==> flow/design.v <==
module spi_8byte (
    input wire clk,
    input wire rst_n,
    input wire sclk,
    input wire mosi,
    input wire ss,
    output wire miso,
    input wire pm,
    input wire [15:0] rate_inst,
    input wire [15:0] rate_avg,
    input wire [7:0] bpm_short_avg,
    input wire [7:0] bpm_long_avg,
    input wire [5:0] rr_short_avg,
    input wire [5:0] rr_long_avg,
    input wire pedal_flag,
    input wire expression_flag,
    input wire bpm_flag,
    input wire rr_flag,
    output reg [63:0] rx_data
);
    reg [1:0] sclk_sync, ss_sync, mosi_sync, pm_sync;
    always @(posedge clk) begin
        sclk_sync <= {sclk_sync[0], sclk};
        ss_sync <= {ss_sync[0], ss};
        mosi_sync <= {mosi_sync[0], mosi};
        pm_sync <= {pm_sync[0], pm};
    end
    wire sclk_rising = (sclk_sync == 2'b01);
    wire sclk_falling = (sclk_sync == 2'b10);
    wire ss_active = ~ss_sync[1];
    reg [5:0] bit_cnt;         
    reg [63:0] rx_buffer;
    reg [63:0] tx_buffer;
    reg miso_reg;
    assign miso = miso_reg;
    wire [63:0] tx_pack = {
        rate_inst,                               
        rate_avg,                                
        bpm_long_avg,                            
        bpm_short_avg,                           
        rr_long_avg [5:0],                       
        rr_short_avg[5:0],                       
        pedal_flag,                              
        (expression_flag | bpm_flag | rr_flag),   
        1'b0, pm_sync[1]                         
    };
    reg [63:0] tx_next;             
    always @(posedge clk or negedge rst_n) begin
        if (!rst_n) begin
            bit_cnt  <= 6'd0;
            rx_buffer <= 64'd0;
            tx_buffer <= 64'd0;
            rx_data <= 64'd0;
            miso_reg <= 1'b0;
        end else begin
            if (!ss_active) begin
                bit_cnt <= 6'd0;
                miso_reg <= 1'b0;
            end else begin
                if (sclk_falling) begin
                    rx_buffer <= {rx_buffer[62:0], mosi_sync[1]};
                    bit_cnt <= bit_cnt + 6'd1;
                    if (bit_cnt == 6'd63) begin
                        rx_data <= {rx_buffer[62:0], mosi_sync[1]};
                    end
                end
                if (sclk_rising) begin
                    if (bit_cnt == 6'd0) begin
                        tx_next = tx_pack;           
                    end else begin
                        tx_next = tx_buffer;         
                    end
                    miso_reg  <= tx_next[63];            
                    tx_buffer <= {tx_next[62:0], 1'b0}; 
                end
            end
        end
    end
endmodule
module multi_clock_divider (
    input wire clk,
    input wire rst_n,
    output reg tick_1hz,
    output reg tick_10hz
);
    reg [26:0] cnt_1hz;
    reg [23:0] cnt_10hz;
    localparam MAX_1HZ   = 27'd4_999;         
    localparam MAX_10HZ  = 24'd499;           
    always @(posedge clk or negedge rst_n) begin
        if (!rst_n) begin
            cnt_1hz <= 0;
            cnt_10hz <= 0;
            tick_1hz <= 0;
            tick_10hz <= 0;
        end else begin
            if (cnt_1hz == MAX_1HZ) begin
                cnt_1hz <= 0;
                tick_1hz <= 1;
            end else begin
                cnt_1hz <= cnt_1hz + 1;
                tick_1hz <= 0;
            end
            if (cnt_10hz == MAX_10HZ) begin
                cnt_10hz <= 0;
                tick_10hz <= 1;
            end else begin
                cnt_10hz <= cnt_10hz + 1;
                tick_10hz <= 0;
            end
        end
    end
endmodule
module check_pedal (
    input wire clk,
    input wire rst_n,
    input wire tick_10hz,
    input wire [7:0] pedal_buffer,
    output reg pedal_flag,
    output reg [15:0] rate_inst,
    output reg [15:0] rate_avg
);
    localparam [15:0] THRESH_LOW = 16'd25;     
    localparam [15:0] THRESH_HIGH = 16'd75;    
    localparam [15:0] THRESH_PEAK = 16'd99;    
    reg [7:0] pedal_curr;
    reg [7:0] pedal_prev;
    reg [15:0] rate_next;        
    reg [15:0] fir_reg [0:7];   
    reg [13:0] fir_sum;          
    reg [13:0] fir_sum_next;     
    reg [3:0] filled;            
    reg signed [9:0] diff_sample;    
    reg [9:0] delta_pos;             
    integer i;
    always @(posedge clk or negedge rst_n) begin
        if (!rst_n) begin
            pedal_flag <= 1'b0;
            pedal_curr <= 8'd0;
            pedal_prev <= 8'd0;
            rate_inst <= 16'd0;
            rate_next <= 16'd0;
            rate_avg <= 16'd0;
            for (i=0; i<8; i=i+1) fir_reg[i] <= 16'd0;
            fir_sum <= 14'd0;
            fir_sum_next <= 14'd0;
            filled <= 4'd0;
        end
        else if (tick_10hz) begin
            diff_sample = $signed({1'b0, pedal_buffer}) - $signed({1'b0, pedal_curr});
            delta_pos = (diff_sample > 0) ? diff_sample[9:0] : 10'd0;   
            rate_next = delta_pos * 16'd10;                             
            fir_sum_next = fir_sum - fir_reg[7] + rate_next;
            for (i=7; i>0; i=i-1) begin
                fir_reg[i] <= fir_reg[i-1];
            end
            fir_reg[0] <= rate_next;
            rate_inst <= rate_next;
            fir_sum <= fir_sum_next;
            rate_avg <= {2'b00, fir_sum_next} >> 3;   
            if (filled == 4'd8) begin
                if ( ((rate_next >= THRESH_LOW) && ( (fir_sum_next >> 3) >= THRESH_HIGH )) || (rate_next >= THRESH_PEAK) )
                    pedal_flag <= 1'b1;
                else
                    pedal_flag <= 1'b0;
            end
            else begin
                pedal_flag <= 1'b0;
            end
            pedal_prev <= pedal_curr;
            pedal_curr <= pedal_buffer;
            if (filled < 4'd8) filled <= filled + 4'd1;
        end
    end
endmodule
module check_expression(
    input wire clk,
    input wire rst_n,
    input wire [7:0] expression_buffer,
    output reg expression_flag
);
    localparam [7:0] exp_surprized = 8'd4;
    always @(posedge clk or negedge rst_n) begin
        if (!rst_n) begin
            expression_flag <= 1'b0;
        end
        else begin
            expression_flag <= (expression_buffer == exp_surprized);
        end
    end
endmodule
module check_bpm (
    input wire clk,
    input wire rst_n,
    input wire tick_10hz,
    input wire [7:0] bpm_buffer,
    output reg bpm_flag,
    output reg [7:0] short_avg,
    output reg [7:0] long_avg
);
    localparam integer SHORT_SAMPLES = 8;    
    localparam integer LONG_SAMPLES = 64;    
    localparam integer SUMS_WIDTH_S = 11;    
    localparam integer SUMS_WIDTH_L = 14;    
    reg [7:0] fir_short [0:SHORT_SAMPLES-1];
    reg [7:0] fir_long [0:LONG_SAMPLES-1];
    reg [SUMS_WIDTH_S-1:0] sum_short;
    reg [SUMS_WIDTH_L-1:0] sum_long;
    reg [3:0] filled_short;  
    reg [6:0] filled_long;   
    reg [7:0] prev_tail_s, prev_tail_l;      
    reg [SUMS_WIDTH_S-1:0] sum_short_next;
    reg [SUMS_WIDTH_L-1:0] sum_long_next;
    reg [SUMS_WIDTH_S+5-1:0] lhs;   
    reg [SUMS_WIDTH_L+3-1:0] rhs;   
    integer i;
    always @(posedge clk or negedge rst_n) begin
        if (!rst_n) begin
            bpm_flag <= 1'b0;
            sum_short <= {SUMS_WIDTH_S{1'b0}};
            sum_long <= {SUMS_WIDTH_L{1'b0}};
            filled_short <= 4'd0;
            filled_long <= 7'd0;
            short_avg <= 8'd0;
            long_avg <= 8'd0;
            for (i=0; i<SHORT_SAMPLES; i=i+1) fir_short[i] <= 8'd0;
            for (i=0; i<LONG_SAMPLES; i=i+1) fir_long[i]  <= 8'd0;
            prev_tail_s <= 8'd0;
            prev_tail_l <= 8'd0;
            sum_short_next <= {SUMS_WIDTH_S{1'b0}};
            sum_long_next <= {SUMS_WIDTH_L{1'b0}}; 
        end
        else if (tick_10hz) begin
            prev_tail_s = fir_short [SHORT_SAMPLES-1];
            prev_tail_l = fir_long [LONG_SAMPLES-1];
            sum_short_next = sum_short - {{(SUMS_WIDTH_S-8){1'b0}}, prev_tail_s} + {{(SUMS_WIDTH_S-8){1'b0}}, bpm_buffer};
            sum_long_next  = sum_long - {{(SUMS_WIDTH_L-8){1'b0}}, prev_tail_l} + {{(SUMS_WIDTH_L-8){1'b0}}, bpm_buffer};
            lhs = {5'd0, sum_short_next} << 5;
            rhs = (sum_long_next * 5);
            if ( (filled_short == SHORT_SAMPLES[3:0]) && (filled_long == LONG_SAMPLES[6:0]) )
                bpm_flag <= (lhs >= rhs);
            else
                bpm_flag <= 1'b0;
            for (i=SHORT_SAMPLES-1; i>0; i=i-1) begin
                fir_short[i] <= fir_short[i-1];
            end
            fir_short[0] <= bpm_buffer;
            for (i=LONG_SAMPLES-1; i>0; i=i-1) begin
                fir_long[i] <= fir_long[i-1];
            end
            fir_long[0] <= bpm_buffer;
            sum_short <= sum_short_next;
            sum_long  <= sum_long_next;
            short_avg <= sum_short_next >> 3;   
            long_avg  <= sum_long_next  >> 6;   
            if (filled_short < SHORT_SAMPLES[3:0]) filled_short <= filled_short + 4'd1;
            if (filled_long  < LONG_SAMPLES[6:0]) filled_long  <= filled_long  + 7'd1;
        end
    end
endmodule
module check_respiration(
    input wire clk,
    input wire rst_n,
    input wire tick_1hz,
    input wire [7:0]  rr_buffer,
    output reg rr_flag,
    output reg [5:0] short_avg,
    output reg [5:0] long_avg
);
    localparam integer SHORT_SAMPLES = 16;       
    localparam integer LONG_SAMPLES = 120;       
    localparam integer SUMS_WIDTH_S = 12;        
    localparam integer SUMS_WIDTH_L = 15;        
    localparam integer CMP_WIDTH = 32;          
    reg [7:0] fir_short [0:SHORT_SAMPLES-1];
    reg [7:0] fir_long [0:LONG_SAMPLES -1];
    reg [SUMS_WIDTH_S-1:0] sum_short, sum_short_next;
    reg [SUMS_WIDTH_L-1:0] sum_long , sum_long_next;
    reg [4:0] filled_short;  
    reg [6:0] filled_long;   
    reg [7:0] prev_tail_s, prev_tail_l;
    reg [CMP_WIDTH-1:0] lhs, rhs;
    reg [7:0] short_avg8;
    reg [7:0] long_avg8;
    integer i;
    always @(posedge clk or negedge rst_n) begin
        if (!rst_n) begin
            rr_flag <= 1'b0;
            sum_short <= {SUMS_WIDTH_S{1'b0}};
            sum_long <= {SUMS_WIDTH_L{1'b0}};
            sum_short_next <= {SUMS_WIDTH_S{1'b0}};
            sum_long_next <= {SUMS_WIDTH_L{1'b0}};
            filled_short <= 5'd0;
            filled_long <= 7'd0;
            short_avg <= 6'd0;
            long_avg <= 6'd0;
            short_avg8 <= 8'd0;
            long_avg8 <= 8'd0;
            for (i=0; i<SHORT_SAMPLES; i=i+1) fir_short[i] <= 8'd0;
            for (i=0; i<LONG_SAMPLES;  i=i+1) fir_long[i] <= 8'd0;
            prev_tail_s <= 8'd0;
            prev_tail_l <= 8'd0;
        end
        else if (tick_1hz) begin
            prev_tail_s = fir_short[SHORT_SAMPLES-1];
            prev_tail_l = fir_long [LONG_SAMPLES -1];
            sum_short_next = sum_short - {{(SUMS_WIDTH_S-8){1'b0}}, prev_tail_s} + {{(SUMS_WIDTH_S-8){1'b0}}, rr_buffer};
            sum_long_next  = sum_long- {{(SUMS_WIDTH_L-8){1'b0}}, prev_tail_l} + {{(SUMS_WIDTH_L-8){1'b0}}, rr_buffer};
            lhs = {{(CMP_WIDTH-SUMS_WIDTH_S){1'b0}}, sum_short_next} * 32'd2400;
            rhs = {{(CMP_WIDTH-SUMS_WIDTH_L){1'b0}}, sum_long_next } * 32'd368;
            if ( (filled_short == SHORT_SAMPLES[4:0]) && (filled_long == LONG_SAMPLES[6:0]) )
                rr_flag <= (lhs >= rhs);
            else
                rr_flag <= 1'b0;
            for (i=SHORT_SAMPLES-1; i>0; i=i-1) begin
                fir_short[i] <= fir_short[i-1];
            end
            fir_short[0] <= rr_buffer;
            for (i=LONG_SAMPLES-1; i>0; i=i-1) begin
                fir_long[i] <= fir_long[i-1];
            end
            fir_long[0] <= rr_buffer;
            sum_short <= sum_short_next;
            sum_long <= sum_long_next;
            short_avg8 <= sum_short_next >> 4;        
            long_avg8 <= sum_long_next  / 8'd120;    
            if (short_avg8 > 8'd63) 
                short_avg <= 6'd63;
            else
                short_avg <= short_avg8[5:0];
            if (long_avg8  > 8'd63)
                long_avg  <= 6'd63;
            else 
                long_avg  <= long_avg8[5:0];
            if (filled_short < SHORT_SAMPLES[4:0]) filled_short <= filled_short + 5'd1;
            if (filled_long  < LONG_SAMPLES[6:0])  filled_long  <= filled_long  + 7'd1;
        end
    end
endmodule
module drive_device (
    input wire clk,
    input wire rst_n,
    input wire pedal_flag,
    input wire expression_flag,
    input wire bpm_flag,
    input wire rr_flag,
    output wire pm,
    output reg drive
);
    parameter CLK_FREQ = 5_000;          
    parameter HIGH_SEC = 1;              
    parameter LOW_SEC = 2;               
    localparam S_IDLE = 2'b00;
    localparam S_HIGH = 2'b01;
    localparam S_LOW = 2'b10;
    localparam HIGH_COUNT = CLK_FREQ * HIGH_SEC;  
    localparam LOW_COUNT = CLK_FREQ * LOW_SEC;   
    reg [1:0] state;
    reg [31:0] counter;  
    assign pm = pedal_flag && (expression_flag || bpm_flag || rr_flag);
    always @(posedge clk or negedge rst_n) begin
        if (!rst_n) begin
            state <= S_IDLE;
            counter <= 32'd0;
            drive <= 1'b0;
        end else begin
            case (state)
                S_IDLE: begin
                    drive <= 1'b0;
                    if (pm) begin
                        state <= S_HIGH;
                        counter <= HIGH_COUNT - 1;
                        drive <= 1'b1;
                    end
                end
                S_HIGH: begin
                    drive <= 1'b1;
                    if (counter != 0) begin
                        counter <= counter - 1'b1;
                    end else begin
                        state <= S_LOW;
                        counter <= LOW_COUNT - 1;
                        drive <= 1'b0;
                    end
                end
                S_LOW: begin
                    drive <= 1'b0;
                    if (counter != 0) begin
                        counter <= counter - 1'b1;
                    end else begin
                        state <= S_IDLE;
                    end
                end
                default: begin
                    state <= S_IDLE;
                    counter <= 32'd0;
                    drive <= 1'b0;
                end
            endcase
        end
    end
endmodule
module PMPD(
    input wire clk,
    input wire rst_n,
    input wire sclk,
    input wire mosi,
    input wire ss,
    output wire miso,            
    output wire drive
);
    wire [63:0] state_buffer;
    wire pm;
    wire [15:0] rate_inst;
    wire [15:0] rate_avg;
    wire [7:0] bpm_short_avg;
    wire [7:0] bpm_long_avg;
    wire [5:0] rr_short_avg;
    wire [5:0] rr_long_avg;
    wire pedal_flag;
    wire expression_flag;
    wire bpm_flag;
    wire rr_flag;
    spi_8byte spi (
        .clk(clk),
        .rst_n(rst_n),
        .sclk(sclk),
        .mosi(mosi),
        .ss(ss), 
        .miso(miso), 
        .pm(pm),
        .rate_inst(rate_inst),
        .rate_avg(rate_avg),
        .bpm_short_avg(bpm_short_avg),
        .bpm_long_avg(bpm_long_avg),
        .rr_short_avg(rr_short_avg),
        .rr_long_avg(rr_long_avg),
        .pedal_flag(pedal_flag),
        .expression_flag(expression_flag),
        .bpm_flag(bpm_flag),
        .rr_flag(rr_flag),
        .rx_data(state_buffer)
    );
    wire tick_1hz;
    wire tick_10hz;
    multi_clock_divider prescaler(
        .clk(clk),
        .rst_n(rst_n),
        .tick_1hz(tick_1hz),
        .tick_10hz(tick_10hz)
    );
    check_pedal check_pedal(
        .clk(clk),
        .rst_n(rst_n),
        .tick_10hz(tick_10hz),
        .pedal_buffer(state_buffer[31:24]),
        .pedal_flag(pedal_flag),
        .rate_inst(rate_inst),
        .rate_avg(rate_avg)
    );
    check_expression check_expression(
        .clk(clk),
        .rst_n(rst_n),
        .expression_buffer(state_buffer[23:16]),
        .expression_flag(expression_flag)        
    );
    check_bpm check_bpm(
        .clk(clk),
        .rst_n(rst_n),
        .tick_10hz(tick_10hz),
        .bpm_buffer(state_buffer[15:8]),
        .bpm_flag(bpm_flag),
        .short_avg(bpm_short_avg),
        .long_avg(bpm_long_avg)
    );
    check_respiration check_respiration(
        .clk(clk),
        .rst_n(rst_n),
        .tick_1hz(tick_1hz),
        .rr_buffer(state_buffer[7:0]),
        .rr_flag(rr_flag),
        .short_avg(rr_short_avg),
        .long_avg(rr_long_avg)
    );
    drive_device drive_device(
        .clk(clk),
        .rst_n(rst_n),
        .pedal_flag(pedal_flag),
        .expression_flag(expression_flag),
        .bpm_flag(bpm_flag),
        .rr_flag(rr_flag),
        .pm(pm),
        .drive(drive)
    );
endmodule
==> flow/run.sh <==
#!/bin/bash
# the make line also repeats each setting of config.mk as NAME=value (left out here)
make -C /OpenROAD-flow-scripts/flow DESIGN_CONFIG=/design/flow/config.mk WORK_HOME=/design/flow/orfs CLKGATE_MAP_FILE= finish
==> flow/config.mk <==
export PLATFORM = sky130hd
export DESIGN_NAME = PMPD
export DESIGN_NICKNAME = PMPD
export VERILOG_FILES = /design/flow/design.v
export SDC_FILE = /design/flow/constraint.sdc
export NUM_CORES = 4
export LEC_CHECK = 0
export ABC_AREA = 1
export CAP_MARGIN = 20
export CELL_PAD_IN_SITES_DETAIL_PLACEMENT = 2
export CORE_ASPECT_RATIO = 0.69
export CORE_MARGIN = 6
export CORE_UTILIZATION = 22
export CTS_CLUSTER_DIAMETER = 24
export CTS_CLUSTER_SIZE = 47
export GPL_ROUTABILITY_DRIVEN = 0
export GPL_TIMING_DRIVEN = 0
export HOLD_SLACK_MARGIN = -0.08
export MAX_ROUTING_LAYER = met4
export PLACE_DENSITY_LB_ADDON = 0.09
export SETUP_SLACK_MARGIN = 0.12
export SLEW_MARGIN = 25
==> flow/constraint.sdc <==
create_clock -name core_clock -period 8.41 [get_ports {clk}]
set_input_delay 1.6820 -clock core_clock [delete_from_list [all_inputs] [get_ports {clk}]]
set_output_delay 1.6820 -clock core_clock [all_outputs]
set_load 0.01 [all_outputs]
==> notes.md, run 1 <==
Item: results of the latest flow run.

- The total CTS buffers is 603.
- Multiplexer cells account for 0.01363% of the synthesized area.
- The combinational power share is 1.1%.
- The cell taking the most area after synthesis is dfrtp_1.
- Summing all placed instances gives a cell area of 89510 um^2.
- The number of violations reported at the end of detailed-routing iteration 0 is 2693.
- The arrival time of the worst setup path is 8.59 ns.
- The sum of routed wire length over all layers is 269600 um.
- The synthesized netlist contains 58 unique library cells.
- The power density normalized to cell area is 288.8 nW/um^2.
- The final routed DRC violation total is 0.
- After layout, the design draws a total of 31.77 mW.
- The flow reports power dissipated in combinational cells as 0.342 mW.
- For this run, the detailed router reports a per-instance via density of 4.219.
- The detail route stage leaves a number of antenna-violating nets equal to 0.
- The total die area is 390500 um^2.
- The number of cell instances on the worst register-to-register path is 38.
- The setup violation total in the final timing report is 0.
- Of all power groups, the one with the highest power is clock.
- In the synthesized netlist, the dominant kind of combinational cell is simple AND/OR/NAND/NOR gates.
- Yosys reported that registers with async set or reset make up 99.59%.
- The number of cells on the worst hold path is 0.
- The longest incremental delay of any stage on the critical path is reported as 0.55 ns.
- Looking at the critical path, the highest net fanout was 4.
- The compound-gate portion of the synthesized area is 12.08%.
- The number of detailed-route iterations in the first pass is 5.
- The end point of the worst hold path is spi.mosi_sync[1].
- The final instance area is 110000 um^2.
- Of the total power, the clock network draws 69.3%.
- The startpoint identified for the worst hold timing path is spi.mosi_sync[0].
- The internal power contribution is 25.03 mW.
- Setup repair after global routing could not meet its margin everywhere.
- The maximum number of pins on one net before global-route repair is 130.
- The data required time at the worst endpoint is 9.18 ns.
- Once detailed placement completed, the half-perimeter wirelength came to 187800 um.
- The count of buffers added on input and output ports is 6.
- By count the netlist is led by 2444 x nand2_1, 1921 x dfrtp_1, 1677 x o21ai_0.
- The mapped netlist covers 82600 um^2.
- The dominant cell by count in the synthesized netlist is nand2_1.
- The STA report counts the stages on the worst setup path as 38.
- The cell-mix breakdown from Yosys lists the XOR/XNOR area share as 1.760%.
- The number of global-route vias before repair is 73.96k.
- The effective utilization at floorplan is 22.15%.
- The commonest register cell is dfrtp_1.
- The maximum VDD drop is 0.1613 mV.
- The tally of filler cells in the layout is 41.06k.
- The final-stage net count is 10.03k.
- In this run the standard cell core region covers 372800 um^2.
- After Yosys synthesis, full adders, half adders and majority gates account for 5.850% of the synthesized area.
- The root buffer cell chosen for the clock tree is clkbuf_16.
- The flow ran to the end and the layout has no timing, DRC or antenna violations.
- The flip-flop and latch power is 9.40 mW.
- The CTS clock-pin slew for the worst setup and hold paths is 0.04 ns.
- The flop and latch count out of synthesis is 1930.
- The cell count after placement is 14.05k.
- The cell count listed in synth_stat.txt is 9036.
- The critical path is of the register to register type.
- For the finished layout, the period the worst path requires is 7.820 ns.
- The total count of max-transition violations in the final report is 0.
- The final count of hold timing violations is 0.
- The actual transition at the worst max-transition pin is 1.081 ns.
- Ranked by total cell area, the synthesized netlist is headed by dfrtp_1 58%, nand2_1 11%, o21ai_0 10%, inv_1 6.1%, ha_1 3.7%.
- Hold timing on the final database bottoms out at a slack of 0.3225 ns.
- For this sky-water flow run, the detailed-routed wirelength per cell is reported as 17.79 um.
- The width of the chip is 749.6 um.
- For this run, the total global-route usage over all layers was measured as 14.13%.
- The synthesis warning total is 12.
- The sum of overflow across all layers after global routing is 0.
- Summed over all nets, the switching power comes to 6.741 mW.
- The number of antenna violations at the first check in global routing is 16.
- TritonCTS built the clock tree.
- The fmax is 0.1279 GHz.
- The warning total across the stage logs is 74.
- The clock H-tree reported by CTS has 6 levels.
- The final instance count without filler cells is 15.15k.
- For the worst reg-to-reg path, the startpoint reported by OpenROAD is spi.rx_data[2].
- Per the detail_route report, the via count comes to 63.92k.
- The element type at the critical path start is a register.
- The capture point of the worst register-to-register path is recorded as check_respiration.rr_flag.
- The sequential share of the synthesized area is 58.43%.
- The number of I/O pins is 7.
- After layout, the worst path uses 92.99% of the clock period.
- The count of mapped cells out of synthesis is 9036.
- The number of buffers and inverters on the critical path is 10.
- The first global-routing pass estimated 430200 um of wire.
- The final timing report lists clock skew as 0.03168 ns.
- Checking max transition, the worst relative margin is 27.92%.
- The maximum buffer depth of the clock tree is 4.
- Per STA, the library cell used most along the worst path is inv_1.
- Per STA, the worst path accumulates the most delay in the family adder cells.
- The switching part of the total power is 21.22%.
- The worst-path cell with the longest stage delay is fa_1.
- Sequential cells burn 29.6% of the power.
- The area fraction of the largest cell type after synthesis is 58.20%.
- The type of the most critical hold path is register to register.
- Summed over the clock group, the power is 22.0 mW.
- The mean area per synthesized cell is 9.141 um^2.
- The area growth from synthesis to layout is 33.18%.
- Per the synthesis report, the simple-gate share of the synthesized area is 13.87%.
- The CTS sink count is 1930.
- The leakage component of the power was reported as 51.44 nW.
- Across the run, the number of max-cap violations was 0.
- The capturing instance or port of the critical path is check_respiration.rr_flag.
- After clock tree synthesis, the flow added hold-fix buffers numbering 0.
- The report lists the number of standard-cell rows as 186.
- The clock latency at the later pin of the worst-skew pair is 0.91 ns.
- The die is 521.0 um tall.
- The type of destination of the critical path is a register.
- The timing report gives the worst reg2reg path a setup slack of 0.59 ns.
- According to the Yosys statistics, the synthesized design has a chip area of 82600 um^2.
- The critical path startpoint is spi.rx_data[2].
- The count of flip-flops with a built-in enable after synthesis is 0.
## layer usage
metal,routed length (um),GRT usage [%]
met2,115300,20.81
met1,136700,19.59
met3,10030,2.717
met4,7575,4.407
met5,0,-
## final cells by class
type                    count  area, um^2  share of cell area (%)
diodes                      5       12.51                 0.01137
repair buffers             44       798.3                  0.7257
flip-flops and latches   1930       48260                   43.87
inverters                1348        5079                   4.617
well taps                4982        6233                   5.667
plain buffers             411        1559                   1.417
clock buffers             883       17710                   16.10
multi-input cells        5351       27950                   25.41
clock inverters           199        2409                   2.190
## metrics by stage
stage               worst slack, ns  setup TNS (ns)  utilization, %
floorplan                     1.931               0               -
global placement             -89.35               -           23.85
detailed placement          -0.5151         -0.5151           24.01
CTS                          0.1576               0           29.44
global route                0.04638               0           29.50
finish                       0.5897               0           29.50
## timing repair
| action | in CTS | in global routing |
|---|---|---|
| endpoints found under the setup margin | 1 | 2 |
| pin swaps | 3 | 7 |
| setup buffers | 6 | 10 |
| gates resized | 14 | 22 |
==> run 2: changes to the inputs <==
- CELL_PAD_IN_SITES_DETAIL_PLACEMENT: 2 -> not set
- CORE_ASPECT_RATIO: 0.69 -> not set
- CORE_MARGIN: 6 -> 2
- CORE_UTILIZATION: 22 -> 62
- CTS_CLUSTER_DIAMETER: 24 -> 243
- CTS_CLUSTER_SIZE: 47 -> not set
- GPL_ROUTABILITY_DRIVEN: 0 -> not set
- GPL_TIMING_DRIVEN: 0 -> not set
- HOLD_SLACK_MARGIN: -0.08 -> not set
- MAX_ROUTING_LAYER: met4 -> not set
- PLACE_DENSITY_LB_ADDON: 0.09 -> not set
- SETUP_SLACK_MARGIN: 0.12 -> not set
- SLEW_MARGIN: 25 -> 20
- clock period: 8.41 -> 6.92 ns (I/O delays scaled with it)
==> notes.md, run 2 <==
Item: results of the latest flow run.

- The clock network power came to 10.3 mW (was 22.0 mW).
- The power group with the largest share is sequential cells (was clock).
- The area fraction in mux cells was 0.01363% (unchanged).
- The source of the worst hold timing path is spi.ss_sync[0] (was spi.mosi_sync[0]).
- The maximum buffer depth of the clock tree is 3 (was 4).
- The synthesis-to-layout area growth was 10.39% (was 33.18%).
- The CTS sink count is 1930 (unchanged).
- The number of inserted diodes is 0 (was 5).
- The most used flip-flop cell is dfrtp_1 (unchanged).
- The switching part of the total power is 21.04% (was 21.22%).
- The maximum number of pins on one net before global-route repair is 257 (was 130).
- The effective utilization at floorplan is 62.67% (was 22.15%).
- Outcome: finished clean (unchanged).
- The critical path startpoint is check_respiration.fir_long[15][2] (was spi.rx_data[2]).
- The element type at the critical path start is a register (unchanged).
- The worst reg-to-reg setup slack is 0.31 ns (was 0.59 ns).
- The part of the power in registers is 51.6% (was 29.6%).
- The worst slack at placement is -0.1036 ns (was -0.5151 ns).
- The dominant cell by count in the synthesized netlist is nand2_1 (unchanged).
- The critical path class was register to register (unchanged).
- The capture point of the worst reg-to-reg path is check_respiration.rr_flag (unchanged).
- The final-stage net count is 9272 (was 10.03k).
- The vias after detailed routing is 55.39k (was 63.92k).
- The depth of the critical timing path with buffers and inverters included is 35 (was 38).
- The reg-to-reg startpoint is check_respiration.fir_long[15][2] (was spi.rx_data[2]).
- The actual transition at the worst max-transition pin is 1.069 ns (was 1.081 ns).
- The number of I/O pins is 7 (unchanged).
- The biggest combinational cell group after synthesis is simple AND/OR/NAND/NOR gates (unchanged).
- The count of flip-flops with a built-in enable after synthesis is 0 (unchanged).
- The total die area came to 136200 um^2 (was 390500 um^2).
- The fmax is 0.1512 GHz (was 0.1279 GHz).
- The max-slew headroom at the worst pin is 28.73% (was 27.92%).
- The flip-flop and latch power is 11.4 mW (was 9.40 mW).
- The level count of the clock H-tree is 4 (was 6).
- The total CTS buffers was 191 (was 603).
- The cell occurring most often along the worst timing path was inv_1 (unchanged).
- The number of placement rows was 133 (was 186).
- The die outline height is 369.0 um (was 521.0 um).
- The maximum VDD drop is 0.2805 mV (was 0.1613 mV).
- The combinational gate power is 0.368 mW (was 0.342 mW).
- The number of violations reported at the end of detailed-routing iteration 0 is 3697 (was 2693).
- The worst-path maximum fanout was 3 (was 4).
- The type of the most critical hold path is register to register (unchanged).
- The critical path buffer and inverter count is 7 (was 10).
- The routing usage on met2 is 35.99% (was 20.81%).
- The synthesis warning total is 12 (unchanged).
- The number of cell instances on the worst register-to-register path is 35 (was 38).
- The async set-reset flop share out of synthesis is 99.59% (unchanged).
- The cell at the root of the clock tree is clkbuf_16 (unchanged).
- The chip area from the yosys synthesis statistics is 82600 um^2 (unchanged).
- The compound-gate portion of the synthesized area is 12.08% (unchanged).
- The detailed-route wire length per cell is 13.20 um (was 17.79 um).
- The power density normalized to cell area is 241.8 nW/um^2 (was 288.8 nW/um^2).
- The CTS clock-pin slew for the worst setup and hold paths is 0.06 ns (was 0.04 ns).
- The cell taking the most area after synthesis is dfrtp_1 (unchanged).
- The sequential share of the synthesized area was 58.43% (unchanged).
- The flop and latch count out of synthesis was 1930 (unchanged).
- The capturing instance or port of the critical path is check_respiration.rr_flag (unchanged).
- The area fraction in and, or, nand and nor cells is 13.87% (unchanged).
- The count of mapped cells out of synthesis is 9036 (unchanged).
- The warning total across the stage logs is 81 (was 74).
- The worst-path cell with the longest stage delay is fa_1 (unchanged).
- The number of detailed-route iterations in the first pass is 5 (unchanged).
- The internal power contribution is 17.41 mW (was 25.03 mW).
- The global-route track usage on met3 is 2.995% (was 2.717%).
- The post-cts hold-fix buffer tally is 0 (unchanged).
- The total core area is 131800 um^2 (was 372800 um^2).
- The final critical-path required period is 6.615 ns (was 7.820 ns).
- At the end of routability-driven placement, the weighted congestion stood at 0.8435.
- The switching power is 4.639 mW (was 6.741 mW).
- The worst clock skew on the final layout came to 0.02144 ns (was 0.03168 ns).
- The largest incremental delay on the critical path is 0.55 ns (about the same).
- Dominant cells by area after synthesis: dfrtp_1 58%, nand2_1 11%, o21ai_0 10%, inv_1 6.1%, ha_1 3.7% (unchanged).
- The final routed DRC violation total came to 0 (unchanged).
- The count of input and output buffers is 6 (unchanged).
- The width of the chip is 369.0 um (was 749.6 um).
- The share of the cycle needed by the critical path after routing came to 95.59% (was 92.99%).
- The end point of the worst hold path was spi.ss_sync[1] (was spi.mosi_sync[1]).
- The area fraction in full adders, half adders and majority gates is 5.850% (unchanged).
- The first-pass GRT wire length is 255600 um (was 430200 um).
- The number of nets with antenna violations after routing is 0 (unchanged).
- The leakage power figure was 44.36 nW (was 51.44 nW).
- The type of destination of the critical path is a register (unchanged).
- The mean area per synthesized cell was 9.141 um^2 (unchanged).
- The cell area after technology mapping came to 82600 um^2 (unchanged).
- The smallest hold slack is 0.3356 ns (was 0.3225 ns).
- The clock latency at the later pin of the worst-skew pair is 0.80 ns (was 0.91 ns).
- The total count of max-transition violations in the final report is 0 (unchanged).
- The number of cells on the worst hold path is 0 (unchanged).
- The most used routing layer in global routing is met2 (unchanged).
- The data required time at the worst endpoint was 7.61 ns (was 9.18 ns).
- The worst setup margin is 0.3053 ns (was 0.5897 ns).
- The unique cell type count in the Yosys netlist is 58 (unchanged).
- The area fraction of the dominant cell type after synthesis is 58.20% (unchanged).
- The total power consumption of the routed design was 22.05 mW (was 31.77 mW).
- The number of global-route vias before repair is 55.76k (was 73.96k).
- The combined area of the multi-input logic cells is 28160 um^2 (was 27950 um^2).
- The clock share of power is 46.8% (was 69.3%).
- The cell count listed in synth_stat.txt came to 9036 (unchanged).
- The arrival time of the worst setup path is 7.30 ns (was 8.59 ns).
- Most instantiated cells after synthesis: 2444 x nand2_1, 1921 x dfrtp_1, 1677 x o21ai_0 (unchanged).
- The tally of filler cells in the layout came to 10.42k (was 41.06k).
- The placed wire-length estimate is 86430 um (was 187800 um).
- The setup violation total in the final timing report is 0 (unchanged).
- The sum of routed wire length over all layers is 143200 um (was 269600 um).
- The combinational power share came to 1.7% (was 1.1%).
- The number of max-capacitance violations reported is 0 (unchanged).
- The xor/xnor share of the synthesized area is 1.760% (unchanged).
- The number of antenna violations at the first check in global routing came to 0 (was 16).
- The global-route met1 utilization is 31.07% (was 19.59%).
- The via-per-instance ratio is 5.107 (was 4.219).
- The total area of sequential cells was 48270 um^2 (was 48260 um^2).
- The global-route total usage across every layer was 21.88% (was 14.13%).
- The final count of hold timing violations was 0 (unchanged).
- The TritonCTS clock tree is yes (unchanged).
- The sum of overflow across all layers after global routing is 0 (unchanged).
- The top cell family by delay on the critical path is adder cells (unchanged).
run 2: timing repair:
item,4_1_cts,5_1_grt
pin swaps,1,82
endpoints found under the setup margin,2,4
setup buffers,1,27
resized,4,80
run 2: routing by layer:
layer  wire length [um]  share of wire, %
met4               2531               1.8
met3               3851               2.7
met1              71120                50
met2              65690                46
met5                  0                 0
run 2: layout make-up:
class                      instances  share of cell area, %
clock inverter                    63                 0.8645
timing repair buffer             111                  1.197
inverter                        1348                  5.570
clock buffer                     288                  6.146
multi-input combinational       5351                  30.88
tap                             1755                  2.408
sequential                      1930                  52.93
run 2: stage by stage:
| stage | std cells | cell area, um^2 | util, % | TNS [ns] |
|---|---|---|---|---|
| detailed placement | 10470 | 84190 | 63.88 | -0.1611 |
| floorplan | 9040 | 82610 | - | 0 |
| finish | 10850 | 91180 | 69.18 | 0 |
| global placement | 10470 | 84190 | 63.88 | 0 |
| CTS | 10820 | 90590 | 68.74 | 0 |
| global route | 10850 | 91180 | 69.18 | -0.1923 |
==> run 3: changes to the inputs <==
- CAP_MARGIN: 20 -> 0
- CELL_PAD_IN_SITES_DETAIL_PLACEMENT: not set -> 1
- CORE_ASPECT_RATIO: not set -> 1.22
- CORE_UTILIZATION: 62 -> 60
- CTS_CLUSTER_DIAMETER: 243 -> 291
- GPL_TIMING_DRIVEN: not set -> 0
- HOLD_SLACK_MARGIN: not set -> 0.1
- MIN_ROUTING_LAYER: not set -> met2
- SETUP_SLACK_MARGIN: not set -> -0.83
- SLEW_MARGIN: 20 -> 15
- clock period: 6.92 -> 14.0 ns (I/O delays scaled with it)
==> notes.md, run 3 <==
Item: results of the latest flow run.

- Combinational power for this build is 0.207 mW.
- The area fraction in mux cells is 0.01363% (unchanged).
- The global-route total usage across every layer was 55.46% (was 21.88%).
- The number of cell instances on the worst register-to-register path is 39 (was 35).
- The level count of the clock H-tree is 4 (unchanged).
- The number of detailed-route iterations in the first pass was 14 (was 5).
- The global-route track usage on met3 is 59.01% (was 2.995%).
- The cell taking the most area after synthesis is dfrtp_1 (unchanged).
- The final-stage net count is 9588 (was 9272).
- The number of antenna violations at the first check in global routing is 2 (was 0).
- The biggest combinational cell group after synthesis is simple AND/OR/NAND/NOR gates (unchanged).
- The worst-path maximum fanout is 4 (was 3).
- The total power consumption of the routed design came to 11.31 mW (was 22.05 mW).
- The switching power is 2.616 mW (was 4.639 mW).
- The via-per-instance ratio is 8.096 (was 5.107).
- The die outline height is 413.8 um (was 369.0 um).
- The warning total across the stage logs came to 80 (was 81).
- The actual transition at the worst max-transition pin is 1.351 ns (was 1.069 ns).
- The global-route met1 utilization was 0% (was 31.07%).
- The fmax is 0.1166 GHz (was 0.1512 GHz).
- The leakage power figure came to 44.43 nW (was 44.36 nW).
- The area fraction of the dominant cell type after synthesis is 58.20% (unchanged).
- The capture point of the worst reg-to-reg path is check_pedal.pedal_flag (was check_respiration.rr_flag).
- The worst-path cell with the longest stage delay is o21ai_0 (was fa_1).
- The worst slack at placement is 6.055 ns (was -0.1036 ns).
- The number of I/O pins is 7 (unchanged).
- The switching part of the total power was 23.13% (was 21.04%).
- The final estimated routing congestion in global placement is 0.9159 (was 0.8435).
- The final critical-path required period was 8.579 ns (was 6.615 ns).
- The number of violations reported at the end of detailed-routing iteration 0 is 21.03k (was 3697).
- The buffer count from post-CTS setup fixing was 0 (was 1).
- The source of the worst hold timing path is spi.ss_sync[0] (unchanged).
- The routing usage on met2 came to 72.26% (was 35.99%).
- The effective utilization at floorplan is 60.37% (was 62.67%).
- The number of cells upsized or downsized after cts is 0 (was 4).
- The total CTS buffers was 187 (was 191).
- The share of the cycle needed by the critical path after routing is 61.28% (was 95.59%).
- The top cell family by delay on the critical path is simple AND/OR/NAND/NOR gates (was adder cells).
- The cell count after placement came to 10.88k (was 10.47k).
- The cell area after technology mapping was 82600 um^2 (unchanged).
- The cell count listed in synth_stat.txt is 9036 (unchanged).
- The flip-flop and latch power is 5.62 mW (was 11.4 mW).
- The total die area was 140700 um^2 (was 136200 um^2).
- The post-cts hold-fix buffer tally is 0 (unchanged).
- The total area of sequential cells is 48260 um^2 (was 48270 um^2).
- The clock share of power was 48.5% (was 46.8%).
- The final routed DRC violation total is 0 (unchanged).
- The smallest hold slack came to 0.3302 ns (was 0.3356 ns).
- The largest incremental delay on the critical path was 0.52 ns (was 0.55 ns).
- The number of placement rows is 150 (was 133).
- The TritonCTS clock tree is yes (unchanged).
- The vias after detailed routing came to 91.03k (was 55.39k).
- The end point of the worst hold path is spi.ss_sync[1] (unchanged).
- The setup violation total in the final timing report came to 0 (unchanged).
- The synthesis warning total is 12 (unchanged).
- The area fraction in full adders, half adders and majority gates is 5.850% (unchanged).
- The reg-to-reg startpoint was spi.rx_data[24] (was check_respiration.fir_long[15][2]).
- The number of global-route vias before repair is 105.8k (was 55.76k).
- The power density normalized to cell area is 123.2 nW/um^2 (was 241.8 nW/um^2).
- The depth of the critical timing path with buffers and inverters included is 39 (was 35).
- The unique cell type count in the Yosys netlist is 58 (unchanged).
- The type of the most critical hold path was register to register (unchanged).
- The number of nets with antenna violations after routing was 0 (unchanged).
- The worst clock skew on the final layout is 0.03688 ns (was 0.02144 ns).
- The count of mapped cells out of synthesis is 9036 (unchanged).
- The power group with the largest share is sequential cells (unchanged).
- The width of the chip was 339.9 um (was 369.0 um).
- The sequential share of the synthesized area is 58.43% (unchanged).
- The worst reg-to-reg setup slack is 5.42 ns (was 0.31 ns).
- The maximum VDD drop is 0.1270 mV (was 0.2805 mV).
- The maximum number of pins on one net before global-route repair is 162 (was 257).
- The element type at the critical path start is a register (unchanged).
- The worst setup margin came to 5.421 ns (was 0.3053 ns).
- The capturing instance or port of the critical path was check_pedal.pedal_flag (was check_respiration.rr_flag).
- The area fraction in and, or, nand and nor cells is 13.87% (unchanged).
- The placed wire-length estimate is 165600 um (was 86430 um).
- The part of the power in registers is 49.7% (was 51.6%).
- The synthesis-to-layout area growth is 11.18% (was 10.39%).
- The total count of max-transition violations in the final report was 0 (unchanged).
- The most used routing layer in global routing is met2 (unchanged).
- The combinational power share is 1.8% (was 1.7%).
- The CTS clock-pin slew for the worst setup and hold paths is 0.07 ns (was 0.06 ns).
- The chip area from the yosys synthesis statistics is 82600 um^2 (unchanged).
- The sum of overflow across all layers after global routing is 0 (unchanged).
- The combined area of the multi-input logic cells is 27770 um^2 (was 28160 um^2).
- The internal power contribution is 8.694 mW (was 17.41 mW).
- The first-pass GRT wire length was 414600 um (was 255600 um).
- The critical path buffer and inverter count was 5 (was 7).
- The cell occurring most often along the worst timing path is nand2_1 (was inv_1).
- The max-slew headroom at the worst pin is 9.965% (was 28.73%).
- The CTS sink count is 1930 (unchanged).
- The mean area per synthesized cell was 9.141 um^2 (unchanged).
- The number of cells on the worst hold path is 0 (unchanged).
- The arrival time of the worst setup path came to 9.34 ns (was 7.30 ns).
- Most instantiated cells after synthesis: 2444 x nand2_1, 1921 x dfrtp_1, 1677 x o21ai_0 (unchanged).
- The total core area is 136800 um^2 (was 131800 um^2).
- Dominant cells by area after synthesis: dfrtp_1 58%, nand2_1 11%, o21ai_0 10%, inv_1 6.1%, ha_1 3.7% (unchanged).
- The clock network power was 5.48 mW (was 10.3 mW).
- The sum of routed wire length over all layers is 265700 um (was 143200 um).
- The async set-reset flop share out of synthesis is 99.59% (unchanged).
- Outcome: finished clean (unchanged).
- The detailed-route wire length per cell came to 23.64 um (was 13.20 um).
- The xor/xnor share of the synthesized area is 1.760% (unchanged).
- Setup repair after global routing left no endpoint under its margin.
- The compound-gate portion of the synthesized area is 12.08% (unchanged).
- The final count of hold timing violations is 0 (unchanged).
- The type of destination of the critical path is a register (unchanged).
- The count of input and output buffers is 6 (unchanged).
- The number of max-capacitance violations reported was 0 (unchanged).
- The final instance count without filler cells is 11.24k (was 10.85k).
- The critical path class was register to register (unchanged).
- The accumulated negative setup slack is 0 ns (unchanged).
- The cell at the root of the clock tree is clkbuf_16 (unchanged).
- The critical path startpoint is spi.rx_data[24] (was check_respiration.fir_long[15][2]).
- The dominant cell by count in the synthesized netlist is nand2_1 (unchanged).
- The count of flip-flops with a built-in enable after synthesis is 0 (unchanged).
- The flop and latch count out of synthesis is 1930 (unchanged).
- The tally of filler cells in the layout is 15.23k (was 10.42k).
- The maximum buffer depth of the clock tree was 3 (unchanged).
- The data required time at the worst endpoint came to 14.76 ns (was 7.61 ns).
- The most used flip-flop cell is dfrtp_1 (unchanged).
- The clock latency at the later pin of the worst-skew pair is 0.87 ns (was 0.80 ns).
[run 3: cell type report]
cell class              instances  share of cell area (%)
flip-flops and latches       1930                   52.55
multi-input cells            5351                   30.24
clock buffers                 283                   6.161
inverters                    1348                   5.510
well taps                    1824                   2.485
plain buffers                 411                   1.681
clock inverters                61                  0.8489
repair buffers                 20                  0.4796
diodes                         15                 0.04088
[run 3: layer usage]
metal / wire [um] / vias up
met1: 0 / 31260
met3: 89540 / 4331
met5: 1238 / -
li1: - / 28520
met4: 39510 / 43
met2: 135400 / 26870
[run 3: stage by stage]
step	instance area (um^2)	utilization (%)
6_report	91830	67.12
5_1_grt	91810	67.10
4_1_cts	91780	67.08
3_5_place_dp	85350	62.38
3_3_place_gp	84950	62.09
2_1_floorplan	82610	-
==> run 4: changes to the inputs <==
- ABC_AREA: 1 -> not set
- CAP_MARGIN: 0 -> 20
- CELL_PAD_IN_SITES_DETAIL_PLACEMENT: 1 -> not set
- CORE_ASPECT_RATIO: 1.22 -> not set
- CORE_UTILIZATION: 60 -> 55
- CTS_CLUSTER_DIAMETER: 291 -> not set
- CTS_CLUSTER_SIZE: not set -> 98
- GPL_TIMING_DRIVEN: 0 -> not set
- HOLD_SLACK_MARGIN: 0.1 -> not set
- MIN_ROUTING_LAYER: met2 -> not set
- SETUP_SLACK_MARGIN: -0.83 -> not set
- SLEW_MARGIN: 15 -> 20
- clock period: 14.0 -> 8.02 ns (I/O delays scaled with it)
==> notes.md, run 4 <==
Item: results of the latest flow run.

- Outcome: finished clean (unchanged).
- The CTS sink count is 1930 (unchanged).
- The cell taking the most area after synthesis is dfrtp_1 (unchanged).
- The synthesis-to-layout area growth is 10.91% (was 11.18%).
- The sum of overflow across all layers after global routing was 0 (unchanged).
- The sum of routed wire length over all layers was 122400 um (was 265700 um).
- The max-slew headroom at the worst pin is 21.69% (was 9.965%).
- The critical path startpoint was check_respiration.fir_long[15][1] (was spi.rx_data[24]).
- The dominant cell by count in the synthesized netlist is dfrtp_1 (was nand2_1).
- The effective utilization at floorplan came to 55.52% (was 60.37%).
- The number of antenna violations at the first check in global routing is 0 (was 2).
- The mean area per synthesized cell is 13.95 um^2 (was 9.141 um^2).
- The part of the power in registers was 51.0% (was 49.7%).
- The cell at the root of the clock tree is clkbuf_16 (unchanged).
- The final critical-path required period was 7.243 ns (was 8.579 ns).
- The warning total across the stage logs came to 68 (was 80).
- The total area of sequential cells is 48270 um^2 (was 48260 um^2).
- The final estimated routing congestion in global placement is 0.8173 (was 0.9159).
- The arrival time of the worst setup path is 7.87 ns (was 9.34 ns).
- The area fraction in and, or, nand and nor cells came to 3.459% (was 13.87%).
- The first-pass GRT wire length came to 218200 um (was 414600 um).
- The critical path buffer and inverter count is 3 (was 5).
- The worst reg-to-reg setup slack is 0.78 ns (was 5.42 ns).
- The type of the most critical hold path is register to register (unchanged).
- The combinational gate power was 0.291 mW (was 0.207 mW).
- The largest incremental delay on the critical path was 0.54 ns (was 0.52 ns).
- The source of the worst hold timing path is spi.pm_sync[0] (was spi.ss_sync[0]).
- The total CTS buffers is 194 (was 187).
- The final count of hold timing violations is 0 (unchanged).
- The number of cells on the worst hold path is 0 (unchanged).
- The cell area after technology mapping is 82190 um^2 (was 82600 um^2).
- The CTS clock-pin slew for the worst setup and hold paths is 0.06 ns (was 0.07 ns).
- Setup repair after global routing missed its margin: false (unchanged).
- The number of max-capacitance violations reported is 0 (unchanged).
- The fmax came to 0.1381 GHz (was 0.1166 GHz).
- The die outline height is 390.6 um (was 413.8 um).
- The number of placement rows came to 141 (was 150).
- The number of nets with antenna violations after routing is 0 (unchanged).
- Dominant cells by area after synthesis: dfrtp_1 58%, mux2_2 22%, ha_1 3.8%, fa_1 2.1%, inv_1 1.7% (was dfrtp_1 58%, nand2_1 11%, o21ai_0 10%, inv_1 6.1%, ha_1 3.7%).
- The top cell family by delay on the critical path is AND-OR/OR-AND gates (was simple AND/OR/NAND/NOR gates).
- The number of detailed-route iterations in the first pass came to 5 (was 14).
- The actual transition at the worst max-transition pin is 1.175 ns (was 1.351 ns).
- The internal power contribution is 15.16 mW (was 8.694 mW).
- The total die area came to 152500 um^2 (was 140700 um^2).
- The vias after detailed routing was 42.74k (was 91.03k).
- The unique cell type count in the Yosys netlist is 88 (was 58).
- The flop and latch count out of synthesis is 1930 (unchanged).
- The count of input and output buffers is 6 (unchanged).
- The switching part of the total power was 20.98% (was 23.13%).
- The width of the chip is 390.6 um (was 339.9 um).
- The maximum VDD drop is 0.2637 mV (was 0.1270 mV).
- The switching power came to 4.025 mW (was 2.616 mW).
- The capture point of the worst reg-to-reg path is check_respiration.rr_flag (was check_pedal.pedal_flag).
- The capturing instance or port of the critical path is check_respiration.rr_flag (was check_pedal.pedal_flag).
- The depth of the critical timing path with buffers and inverters included is 32 (was 39).
- The clock network power came to 9.11 mW (was 5.48 mW).
- The detailed-route wire length per cell came to 15.29 um (was 23.64 um).
- The number of cell instances on the worst register-to-register path is 32 (was 39).
- The cell occurring most often along the worst timing path is ha_1 (was nand2_1).
- The number of global-route vias before repair is 44.49k (was 105.8k).
- The element type at the critical path start is a register (unchanged).
- The async set-reset flop share out of synthesis was 99.59% (unchanged).
- The placed instance area came to 84460 um^2 (was 85350 um^2).
- The worst-path maximum fanout is 5 (was 4).
- The most used flip-flop cell is dfrtp_1 (unchanged).
- The chip area from the yosys synthesis statistics was 82190 um^2 (was 82600 um^2).
- The share of the cycle needed by the critical path after routing was 90.31% (was 61.28%).
- The total core area is 148000 um^2 (was 136800 um^2).
- The final instance area is 91150 um^2 (was 91830 um^2).
- The clock share of power came to 47.5% (was 48.5%).
- The xor/xnor share of the synthesized area was 2.016% (was 1.760%).
- The synthesis warning total came to 12 (unchanged).
- The combinational power share is 1.5% (was 1.8%).
- The combined area of the multi-input logic cells is 31670 um^2 (was 27770 um^2).
- The placed wire-length estimate was 74920 um (was 165600 um).
- The compound-gate portion of the synthesized area is 3.881% (was 12.08%).
- The area fraction of the dominant cell type after synthesis was 58.49% (was 58.20%).
- The smallest hold slack is 0.3283 ns (was 0.3302 ns).
- The data required time at the worst endpoint is 8.65 ns (was 14.76 ns).
- The level count of the clock H-tree is 4 (unchanged).
- The count of flip-flops with a built-in enable after synthesis was 0 (unchanged).
- The final routed DRC violation total came to 0 (unchanged).
- The biggest combinational cell group after synthesis is multiplexers (was simple AND/OR/NAND/NOR gates).
- The cell count listed in synth_stat.txt is 5891 (was 9036).
- The total count of max-transition violations in the final report was 0 (unchanged).
- The leakage power figure is 46.56 nW (was 44.43 nW).
- The final standard cell utilization of the core is 61.58% (was 67.12%).
- The global-route total usage across every layer is 16.79% (was 55.46%).
- The buffer count from post-CTS setup fixing came to 0 (unchanged).
- The accumulated negative setup slack came to 0 ns (unchanged).
- The clock latency at the later pin of the worst-skew pair is 0.81 ns (was 0.87 ns).
- The worst clock skew on the final layout came to 0.06867 ns (was 0.03688 ns).
- The number of inserted diodes is 0 (was 15).
- The power density normalized to cell area is 210.5 nW/um^2 (was 123.2 nW/um^2).
- The sequential share of the synthesized area is 58.72% (was 58.43%).
- The maximum number of pins on one net before global-route repair was 197 (was 162).
- The area fraction in mux cells is 23.22% (was 0.01363%).
- The maximum buffer depth of the clock tree is 3 (unchanged).
- The type of destination of the critical path is a register (unchanged).
- The number of I/O pins is 7 (unchanged).
- The TritonCTS clock tree is yes (unchanged).
- The end point of the worst hold path is spi.pm_sync[1] (was spi.ss_sync[1]).
- The flip-flop and latch power is 9.79 mW (was 5.62 mW).
- Most instantiated cells after synthesis: 1921 x dfrtp_1, 1639 x mux2_2, 364 x inv_1 (was 2444 x nand2_1, 1921 x dfrtp_1, 1677 x o21ai_0).
- The tally of filler cells in the layout is 11.54k (was 15.23k).
- The setup violation total in the final timing report came to 0 (unchanged).
- The count of mapped cells out of synthesis came to 5891 (was 9036).
- The via-per-instance ratio is 5.336 (was 8.096).
- The number of violations reported at the end of detailed-routing iteration 0 was 1923 (was 21.03k).
- The critical path class is register to register (unchanged).
- The area fraction in full adders, half adders and majority gates was 5.892% (was 5.850%).
- The reg-to-reg startpoint is check_respiration.fir_long[15][1] (was spi.rx_data[24]).
- The power group with the largest share was sequential cells (unchanged).
- The worst-path cell with the longest stage delay was fa_1 (was o21ai_0).
- The final-stage net count is 6258 (was 9588).
## run 4: through the flow
step	power [mW]	std cells	setup WS, ns
finish	19.19	8010	0.7774
detailed placement	10.28	7652	0.6082
global route	19.98	8010	0.01365
floorplan	10.03	5895	1.242
CTS	19.54	8009	0.5405
global placement	10.27	7652	0.7104
## run 4: per-layer routing
metal / track usage, % / up-vias / share of wire [%] / wire (um)
li1: - / 20490 / - / -
met1: 24.16 / 21700 / 49 / 59960
met2: 26.45 / 347 / 46 / 56230
met3: 2.929 / 205 / 3.0 / 3655
met4: 4.619 / 0 / 2.1 / 2600
met5: 0 / - / 0 / 0
## run 4: repair_timing
item                                    CTS  global route
gates resized                             0             5
hold endpoints to repair                  0             0
endpoints found under the setup margin    0             1
hold buffers                              0             0
## run 4: area by class of cell
class,count,area share (%)
multi-input combinational,3356,34.75
inverter,369,1.531
timing repair buffer,68,0.8373
sequential,1930,52.95
clock buffer,296,6.408
tap,1930,2.649
clock inverter,61,0.8730
==> run 5: changes to the inputs <==
- ABC_AREA: not set -> 1
- CORE_UTILIZATION: 55 -> 72
- CTS_CLUSTER_SIZE: 98 -> 71
- clock period: 8.02 -> 4.91 ns (I/O delays scaled with it)
==> notes.md, run 5 <==
Item: results of the latest flow run.

- Outcome: complete, but fails checks (was finished clean).
- The layout checks failed on negative setup slack.
- The leakage power figure came to 46.18 nW (was 46.56 nW).
- The first-pass GRT wire length was 278200 um (was 218200 um).
- The worst-path cell with the longest stage delay is fa_1 (unchanged).
- The final critical-path required period is 6.587 ns (was 7.243 ns).
- The area fraction in full adders, half adders and majority gates is 5.850% (was 5.892%).
- The die outline height is 342.7 um (was 390.6 um).
- The most used flip-flop cell was dfrtp_1 (unchanged).
- The total core area is 114000 um^2 (was 148000 um^2).
- The CTS clock-pin slew for the worst setup and hold paths is 0.06 ns (about the same).
- The width of the chip came to 342.7 um (was 390.6 um).
- The worst-path maximum fanout was 2 (was 5).
- The smallest hold slack is 0.1522 ns (was 0.3283 ns).
- The number of antenna violations at the first check in global routing is 1 (was 0).
- The xor/xnor share of the synthesized area is 1.760% (was 2.016%).
- The arrival time of the worst setup path is 7.33 ns (was 7.87 ns).
- The area fraction in and, or, nand and nor cells is 13.87% (was 3.459%).
- The critical path buffer and inverter count is 7 (was 3).
- The worst reg-to-reg setup slack is -1.68 ns (was 0.78 ns).
- The capturing instance or port of the critical path is check_respiration.rr_flag (unchanged).
- The total CTS buffers came to 183 (was 194).
- The clock share of power is 46.1% (was 47.5%).
- The mean area per synthesized cell is 9.141 um^2 (was 13.95 um^2).
- The number of I/O pins is 7 (unchanged).
- The critical path startpoint is check_respiration.sum_short[1] (was check_respiration.fir_long[15][1]).
- The type of the most critical hold path is input pin to asynchronous set/reset pin (was register to register).
- The combinational power share came to 2.0% (was 1.5%).
- The area fraction of the dominant cell type after synthesis is 58.20% (was 58.49%).
- The maximum number of pins on one net before global-route repair is 244 (was 197).
- The synthesis-to-layout area growth is 14.30% (was 10.91%).
- The maximum VDD drop is 0.3647 mV (was 0.2637 mV).
- The async set-reset flop share out of synthesis is 99.59% (unchanged).
- The reg-to-reg startpoint is check_respiration.sum_short[1] (was check_respiration.fir_long[15][1]).
- The placed instance area is 86540 um^2 (was 84460 um^2).
- The final estimated routing congestion in global placement is 0.8740 (was 0.8173).
- The effective utilization at floorplan is 72.43% (was 55.52%).
- The compound-gate portion of the synthesized area is 12.08% (was 3.881%).
- The worst setup margin is -1.677 ns (was 0.7774 ns).
- The data required time at the worst endpoint is 5.65 ns (was 8.65 ns).
- The post-cts hold-fix buffer tally is 0 (unchanged).
- The number of max-capacitance violations reported came to 0 (unchanged).
- The number of violations reported at the end of detailed-routing iteration 0 was 4612 (was 1923).
- The placed wire-length estimate is 94850 um (was 74920 um).
- The via-per-instance ratio is 5.406 (was 5.336).
- The count of mapped cells out of synthesis is 9036 (was 5891).
- The warning total across the stage logs is 82 (was 68).
- The number of placement rows is 124 (was 141).
- Dominant cells by area after synthesis: dfrtp_1 58%, nand2_1 11%, o21ai_0 10%, inv_1 6.1%, ha_1 3.7% (was dfrtp_1 58%, mux2_2 22%, ha_1 3.8%, fa_1 2.1%, inv_1 1.7%).
- The fmax is 0.1518 GHz (was 0.1381 GHz).
- The chip area from the yosys synthesis statistics is 82600 um^2 (was 82190 um^2).
- The final standard cell utilization of the core came to 82.79% (was 61.58%).
- The worst clock skew on the final layout is 0.02151 ns (was 0.06867 ns).
- The CTS sink count came to 1930 (unchanged).
- The unique cell type count in the Yosys netlist is 58 (was 88).
- The tally of filler cells in the layout is 6702 (was 11.54k).
- The switching power is 6.432 mW (was 4.025 mW).
- The number of nets with antenna violations after routing is 0 (unchanged).
- The type of destination of the critical path is a register (unchanged).
- The power group with the largest share is sequential cells (unchanged).
- The number of global-route vias before repair came to 59.21k (was 44.49k).
- The combinational gate power is 0.603 mW (was 0.291 mW).
- The final-stage net count was 9622 (was 6258).
- The final routed DRC violation total is 0 (unchanged).
- The number of detailed-route iterations in the first pass was 7 (was 5).
- The internal power contribution is 24.44 mW (was 15.16 mW).
- The number of cell instances on the worst register-to-register path is 37 (was 32).
- The largest incremental delay on the critical path came to 0.55 ns (was 0.54 ns).
- The accumulated negative setup slack is -10.69 ns (was 0 ns).
- The power density normalized to cell area was 327.0 nW/um^2 (was 210.5 nW/um^2).
- The clock latency at the later pin of the worst-skew pair is 0.80 ns (was 0.81 ns).
- The final count of hold timing violations is 0 (unchanged).
- The total die area came to 117400 um^2 (was 152500 um^2).
- The count of flip-flops with a built-in enable after synthesis was 0 (unchanged).
- The area fraction in mux cells came to 0.01363% (was 23.22%).
- The synthesis warning total is 12 (unchanged).
- The cell taking the most area after synthesis is dfrtp_1 (unchanged).
- The biggest combinational cell group after synthesis is simple AND/OR/NAND/NOR gates (was multiplexers).
- The actual transition at the worst max-transition pin is 1.000 ns (was 1.175 ns).
- The clock network power is 14.2 mW (was 9.11 mW).
- The flip-flop and latch power is 16.0 mW (was 9.79 mW).
- The cell at the root of the clock tree is clkbuf_16 (unchanged).
- The capture point of the worst reg-to-reg path is check_respiration.rr_flag (unchanged).
- The cell count listed in synth_stat.txt is 9036 (was 5891).
- The flop and latch count out of synthesis is 1930 (unchanged).
- The sum of overflow across all layers after global routing is 0 (unchanged).
- The count of input and output buffers is 6 (unchanged).
- The max-slew headroom at the worst pin is 33.33% (was 21.69%).
- The share of the cycle needed by the critical path after routing is 134.2% (was 90.31%).
- The sequential share of the synthesized area is 58.43% (was 58.72%).
- The number of inserted diodes is 0 (unchanged).
- The element type at the critical path start is a register (unchanged).
- The switching part of the total power is 20.84% (was 20.98%).
- The final instance area is 94410 um^2 (was 91150 um^2).
- The level count of the clock H-tree is 4 (unchanged).
- Setup repair after global routing missed its margin: true (was false).
- The maximum buffer depth of the clock tree came to 3 (unchanged).
- The depth of the critical timing path with buffers and inverters included came to 37 (was 32).
- The critical path class is register to register (unchanged).
- The cell area after technology mapping is 82600 um^2 (was 82190 um^2).
- The detailed-route wire length per cell came to 14.88 um (was 15.29 um).
- The setup violation total in the final timing report was 14 (was 0).
- The sum of routed wire length over all layers was 162700 um (was 122400 um).
- The TritonCTS clock tree is yes (unchanged).
- Most instantiated cells after synthesis: 2444 x nand2_1, 1921 x dfrtp_1, 1677 x o21ai_0 (was 1921 x dfrtp_1, 1639 x mux2_2, 364 x inv_1).
- The global-route total usage across every layer is 28.13% (was 16.79%).
- The total count of max-transition violations in the final report came to 0 (unchanged).
- The top cell family by delay on the critical path was adder cells (was AND-OR/OR-AND gates).
- The vias after detailed routing is 59.11k (was 42.74k).
- The part of the power in registers was 51.9% (was 51.0%).
- The dominant cell by count in the synthesized netlist is nand2_1 (was dfrtp_1).
run 5: final cells by class:
| class | count | area, um^2 | share of cell area [%] |
|---|---|---|---|
| Inverter | 1348 | 5080 | 5.381 |
| Sequential cell | 1930 | 48270 | 51.12 |
| Tap cell | 1512 | 1892 | 2.004 |
| Multi-Input combinational cell | 5351 | 29060 | 30.78 |
| Clock inverter | 47 | 588.1 | 0.6229 |
| Clock buffer | 278 | 5524 | 5.851 |
| Timing Repair Buffer | 469 | 4006 | 4.244 |
run 5: per-stage QoR:
stage / std cells / total power [mW] / worst slack (ns)
global placement: 10540 / 16.88 / -1.648
detailed placement: 10540 / 16.90 / -1.752
CTS: 10910 / 31.08 / -1.616
finish: 10940 / 30.87 / -1.677
global route: 10940 / 31.84 / -2.112
floorplan: 9040 / 16.46 / -1.425
run 5: timing repair:
action	4_1_cts	5_1_grt
setup buffers	49	30
gates resized	165	110
hold endpoints to repair	0	0
endpoints found under the setup margin	14	18
pin swaps	122	109
run 5: metal layers:
metal / global-route usage [%] / vias to the layer above / share of wire (%)
li1: - / 28720 / -
met3: 3.906 / 297 / 3.8
met4: 7.529 / 2 / 2.4
met1: 39.97 / 29010 / 44
met2: 46.37 / 1080 / 50
met5: 0 / - / 0.0061
Power figures rest on the tool's default switching activity, not on a simulated workload.
